## build 2
## FAdd
module FAdd(
    input rst,
    input clk,
    input  [31:0]               a,
    input  [31:0]               b,
    output reg [31:0]           c,
    output reg [2:0]           state
);
==> flow/config.mk <==
export PLATFORM = sky130hd
export DESIGN_NAME = FAdd
export DESIGN_NICKNAME = FAdd
export VERILOG_FILES = /design/flow/design.v
export SDC_FILE = /design/flow/constraint.sdc
export NUM_CORES = 4
export LEC_CHECK = 0
export CAP_MARGIN = 20
export CORE_ASPECT_RATIO = 1.03
export CORE_MARGIN = 3
export CORE_UTILIZATION = 70
export CTS_CLUSTER_DIAMETER = 28
export GPL_ROUTABILITY_DRIVEN = 1
export MIN_ROUTING_LAYER = met1
export SETUP_SLACK_MARGIN = 1.05
export SLEW_MARGIN = 20
export TNS_END_PERCENT = 95
==> flow/constraint.sdc <==
create_clock -name core_clock -period 3.67 [get_ports {clk}]
set_input_delay 0.7340 -clock core_clock [delete_from_list [all_inputs] [get_ports {clk}]]
set_output_delay 0.7340 -clock core_clock [all_outputs]
set_load 0.01 [all_outputs]
run.sh (not shown) runs the stock make flow with config.mk's settings and CLKGATE_MAP_FILE=.
Build 2 got as far as global routing (5_1_grt), where a tool error ended the run.
#### Input delta (build 58 over build 2)
- swapping 70 for 65 in CORE_UTILIZATION
- swapping 1.05 for 1.09 in SETUP_SLACK_MARGIN
- swapping 95 for 100 in TNS_END_PERCENT
Findings:
- What build 58 reported for global placement routability congestion has to be multiplied by 1.06 to get the figure for build 2.
- Diff build 58..build 2 | synthesized cell count | negligible
- Reported for build 58 and build 2, number of register bits inferred by synthesis turned out identical to the last digit.
- Build 58 did not finish; a tool error ended it in global routing (5_1_grt).
- Diff build 2 -> build 58 | cell row count | increase of 1
> inputs changed (build 58 -> build 51)
- clearing TNS_END_PERCENT, which used to be 100
- swapping 1.09 for 0.19 in SETUP_SLACK_MARGIN
- swapping 28 for 29 in CTS_CLUSTER_DIAMETER
- swapping 65 for 58 in CORE_UTILIZATION
- swapping 3.67 for 3.3 in the clock period (ns, I/O delays scaled along)
### Flow results
Between build 51 and build 58, the total cell area reported by yosys after synthesis figures differ only marginally.
Although it ran to completion, build 51 produced a layout that fails the final checks because of negative setup slack.
Diff build 58 -> build 51 | final weighted congestion in routability-driven placement | down slightly
Summary — pre-placement core utilization, build 51 relative to build 58: lower, by 8.4 points.
The post-CTS setup-driven buffer insertion count number comes out higher for build 58 vs build 51.
[build 51] vertical die size rose about 5.6% relative to build 58
Placed instance count (lower): build 58
Compared with build 58, in build 51 placement-stage cell area shows an increase of about 7.5%, number of ports placed on the die boundary shows no meaningful change, detailed-placement wirelength estimate shows an increase of about 9%.
## Diff of input files: build 65 against build 51
- CORE_UTILIZATION: 58 -> 65
- CTS_CLUSTER_DIAMETER: 29 -> 28
- TNS_END_PERCENT: unset -> 5
- the clock period (ns, I/O delays scaled along): 3.3 -> 3.67
The final report for build 65 shows a completed flow and a layout that fails verification, specifically negative setup slack.
Of the two values seen for end point of the critical path, c_add[4] was produced by build 51 and c_add[22] by build 65.
Changes observed in build 65 relative to build 51: cell count went down; global-route wire length before repair went down; largest driver fanout on the critical path went up; initial antenna violation count went up.
Changes in build 69 relative to build 65:
- clearing TNS_END_PERCENT, which used to be 5
- swapping 65 for 58 in CORE_UTILIZATION
- swapping 3.67 for 3.3 in the clock period (ns, I/O delays scaled along)
[summary]
- From the logs: build 69 reached the end of the flow and failed the layout checks with negative setup slack.
- The wire length reported by the detailed router in build 69 sits 8.8% above the value recorded for build 65.
- Build 69 improves on build 65 in maximum frequency.
- Going from build 65 to build 69, final cell utilization of the core went down by 0.85 points, register-to-register setup slack went down, final-stage net count picked up an extra 10%.
- [build 69 vs build 65] combinational power: higher in build 69
- Build 69: switching power as a share of total power 1.2 points below build 65
--- input diff build 69..build 67 ---
- a change of CORE_UTILIZATION from 58 to 40
- a change of CTS_CLUSTER_DIAMETER from 28 to 244
- an added PLACE_DENSITY_LB_ADDON of 0.27
[summary]
Build 67: all stages done; final checks FAILED (negative setup slack). Build 67 — met2 usage in global routing 20 points lower, build 69 as reference. Highest metal layer with signal wires = met4: build 69; highest metal layer with signal wires = met5: build 67. Build 67 has number of search-and-repair iterations in the first detailed-routing pass below what build 69 had. Diff build 69 -> build 67: clock network fraction of total power +1.6 points; wire length of the first global-routing pass -360 µm. Compare build 67 and build 69 | floorplan core density higher: build 69. Worst setup path endpoint: c_add[13] -> build 67, c_add[4] -> build 69. Build 67 gives less share of the clock period used by the worst path than build 69 did. Build 69 → build 67: non-clock buffer count rose 2.6%, final sum of negative setup slack now larger, total wire length after detailed routing -3.3 mm.


try-willow:
The RTL this note starts from:
==> flow/design.v <==
module FAdd(
    input rst,
    input clk,
    input  [31:0]               a,
    input  [31:0]               b,
    output reg [31:0]           c,
    output reg [2:0]           state
);
    parameter NAN = 32'b01111111100000000000000000000001;  
    parameter ZERO = 32'b0;  
    wire a_s = a[31];
    wire b_s = b[31];
    wire [7:0] a_e = a[30:23];
    wire [7:0] b_e = b[30:23];
    wire [22:0] a_m = a[22:0];
    wire [22:0] b_m = b[22:0];
    wire a_e_max = a_e == 8'b11111111;
    wire b_e_max = b_e == 8'b11111111;
    wire a_e_min = a_e == 8'b0;
    wire b_e_min = b_e == 8'b0;
    wire a_m_min = a_m == 23'b0;
    wire b_m_min = b_m == 23'b0;
    wire a_inf = a_e_max & a_m_min;
    wire b_inf = b_e_max & b_m_min;
    wire a_nan = a_e_max & ~a_m_min;
    wire b_nan = b_e_max & ~b_m_min;
    wire a_zero = a_e_min & a_m_min;
    wire b_zero = b_e_min & b_m_min;
    wire a_denorm = a_e_min & ~a_m_min;
    wire b_denorm = b_e_min & ~b_m_min;
    wire inverse = (a_s ^ b_s) & (a_e == b_e) & (a_m == b_m);
    wire special_case = a_nan | b_nan | a_inf | b_inf | a_zero | b_zero | inverse;
    wire [31:0] special_output = (a_nan | b_nan) ? NAN :
    a_inf ? ((b_inf & (a_s ^ b_s)) ? NAN : a) :
    b_inf ? b :
    a_zero ? ((b_zero & (a_s ^ b_s) ? ZERO : b)) :
    b_zero ? a :
    inverse ? ZERO : 32'hffffffff;
    reg a_sign;
    reg b_sign;
    reg [26:0] a_add;
    reg [26:0] b_add;
    reg [7:0] a_exp;
    reg [7:0] b_exp;
    parameter READ = 3'd0,
    ALIGN = 3'd1,
    ADD = 3'd2,
    NORM = 3'd3,
    DENORM = 3'd4,
    ROUND = 3'd5,
    PACK = 3'd6,
    OUTPUT = 3'd7;
    reg c_sign;
    reg[27:0] c_add;
    reg[7:0] c_exp;
always @(posedge clk) begin
if (!rst) begin
    state <= READ;
end
else begin
case (state)
READ: begin
    a_sign <= a_s;
    b_sign <= b_s;
    a_add <= {~a_denorm, a_m, 3'b0};
    b_add <= {~b_denorm, b_m, 3'b0};
    a_exp <= a_denorm ? 8'b1 : a_e;
    b_exp <= b_denorm ? 8'b1 : b_e;
    c <= special_output;
    state <= special_case ? OUTPUT : ALIGN;
end
ALIGN: begin
    if (a_exp > b_exp) begin
        b_exp <= b_exp + 1;
        b_add <= b_add >> 1;
        b_add[0] <= b_add[0] | b_add[1];  
    end else if (a_exp < b_exp) begin
        a_exp <= a_exp + 1;
        a_add <= a_add >> 1;
        a_add[0] <= a_add[0] | a_add[1];
    end else begin
        state <= ADD;
    end
end
ADD: begin
    c_exp <= a_exp;
    if (a_sign == b_sign) begin
        c_add <= a_add + b_add;
        c_sign <= a_sign;
    end else if (a_add > b_add) begin
        c_add <= a_add - b_add;
        c_sign <= a_sign;
    end else begin
        c_add <= b_add - a_add;
        c_sign <= b_sign;
    end
    state <= NORM;
end
NORM: begin
    if (c_add[27]) begin  
        c_exp <= c_exp + 1;
        c_add <= c_add >> 1;
        c_add[0] <= c_add[0] | c_add[1];
    end else if (~c_add[26] & c_exp != 8'b0) begin  
        c_exp <= c_exp - 1;
        c_add <= c_add << 1;
    end else begin
        state <= DENORM;
    end
end
DENORM: begin
    if (c_exp == 8'b0) begin  
        c_exp <= c_exp + 1;
        c_add <= c_add >> 1;
        c_add[0] <= c_add[0] | c_add[1];
    end
    state <= ROUND;
end
ROUND: begin
    if (c_add[2] & (c_add[1] | c_add[0] | c_add[3])) begin
        c_add <= c_add + 4'b1000;
    end
    state <= PACK;
end
PACK: begin
    c[31] <= c_sign;
    c[22:0] <= c_add[25:3];
    if (c_exp == 8'b11111111) begin  
        c[30:0] <= {8'b11111111, 23'b0};
    end else if (c_add[27]) begin  
        c[30:23] <= c_exp + 1;
    end else if (~c_add[26]) begin  
        c[30:23] <= c_exp - 1;
    end else begin
        c[30:23] <= c_exp;
    end
    state <= OUTPUT;
end
OUTPUT: begin
end
endcase
end
end
endmodule
Settings: LEC_CHECK=0, CAP_MARGIN=20, CORE_MARGIN=2, CORE_UTILIZATION=40, CTS_CLUSTER_DIAMETER=398, CTS_CLUSTER_SIZE=99, SLEW_MARGIN=20, TNS_END_PERCENT=15; clock period 10.0 ns.
try-willow | status: complete | timing, DRC, antenna: pass
## Diff of input files: try-pepper against try-willow
# try-willow
export LEC_CHECK = 0
export CAP_MARGIN = 20
export CORE_MARGIN = 2
export CORE_UTILIZATION = 40
export CTS_CLUSTER_DIAMETER = 398
export CTS_CLUSTER_SIZE = 99
export SLEW_MARGIN = 20
export TNS_END_PERCENT = 15
create_clock -name core_clock -period 10.0 [get_ports {clk}]
# try-pepper
export LEC_CHECK = 0
export CAP_MARGIN = 20
export CORE_MARGIN = 2
export CORE_UTILIZATION = 38
export SLEW_MARGIN = 20
create_clock -name core_clock -period 5.36 [get_ports {clk}]
Notes after the runs:
- [compare] base=try-willow new=try-pepper: non-clock buffer total of the final layout up 8; wire length per cell rose by 0.71%; total power divided by cell area increased by 180 nW/µm² relative to the old numbers; wire length of the first global-routing pass +about 1.6%.
- From try-willow to try-pepper the numbers moved as follows: transition time at the pin with the least slew margin went up by 0.014 ns, internal power went up by about 90%.
- Post-layout total power was higher in the run labelled try-pepper.
- try-willow and try-pepper ended up with roughly the same setup TNS.
- try-pepper reports a higher final cycle utilization of the critical path than try-willow does.
- Re detailed router's first-iteration violation count: try-pepper is 36 down on try-willow.
Setup changes, try-pepper to try-maple
# try-pepper
export LEC_CHECK = 0
export CAP_MARGIN = 20
export CORE_MARGIN = 2
export CORE_UTILIZATION = 38
export SLEW_MARGIN = 20
create_clock -name core_clock -period 5.36 [get_ports {clk}]
# try-maple
export LEC_CHECK = 0
export CAP_MARGIN = 20
export CORE_MARGIN = 2
export CORE_UTILIZATION = 40
export SLEW_MARGIN = 20
create_clock -name core_clock -period 5.36 [get_ports {clk}]
## What came out
- Re post-route cell area: try-pepper and try-maple aren't equal, and the lower value belongs to try-pepper.
- A capturing element of the worst setup path of c_add[24]$_DFFE_PP_ is what try-pepper shows, while c_add[10]$_DFFE_PP_ belongs to try-maple.
- try-maple ends up with a power that is 0.52% lower than in try-pepper.
- Sort try-pepper and try-maple by final-layout clock buffer total, descending, and try-maple comes first.
diff inputs: try-maple => try-violet
# try-maple
export LEC_CHECK = 0
export CAP_MARGIN = 20
export CORE_MARGIN = 2
export CORE_UTILIZATION = 40
export SLEW_MARGIN = 20
create_clock -name core_clock -period 5.36 [get_ports {clk}]
# try-violet
export LEC_CHECK = 0
export CAP_MARGIN = 20
export CORE_MARGIN = 2
export CORE_UTILIZATION = 72
export CTS_CLUSTER_SIZE = 14
export SETUP_SLACK_MARGIN = -0.4
export SLEW_MARGIN = 20
create_clock -name core_clock -period 4.16 [get_ports {clk}]
Results
- The standard cells in try-violet occupy less silicon area than those in try-maple do.
- Of the two values seen for worst setup path startpoint, a_add[5]$_DFFE_PP_ was produced by try-violet and b_add[3]$_DFFE_PP_ by try-maple.
- Overall via count from detail_route: try-violet vs try-maple up 11%
- Cmp try-violet vs try-maple: met1 track demand over resource higher in try-violet
- Buffers plus inverters on the worst setup path is lower on try-maple
- After detailed routing, try-maple needs more wire than try-violet.
- Changes observed in try-violet relative to try-maple: number of search-and-repair iterations in the first detailed-routing pass climbed 4, total power climbed 29%.
- try-violet finished every stage; the final checks, however, were not passed, the failures being negative setup slack.
- try-violet has number of nets in the layout above what try-maple had.
Power is estimated from default activity; no workload was simulated.
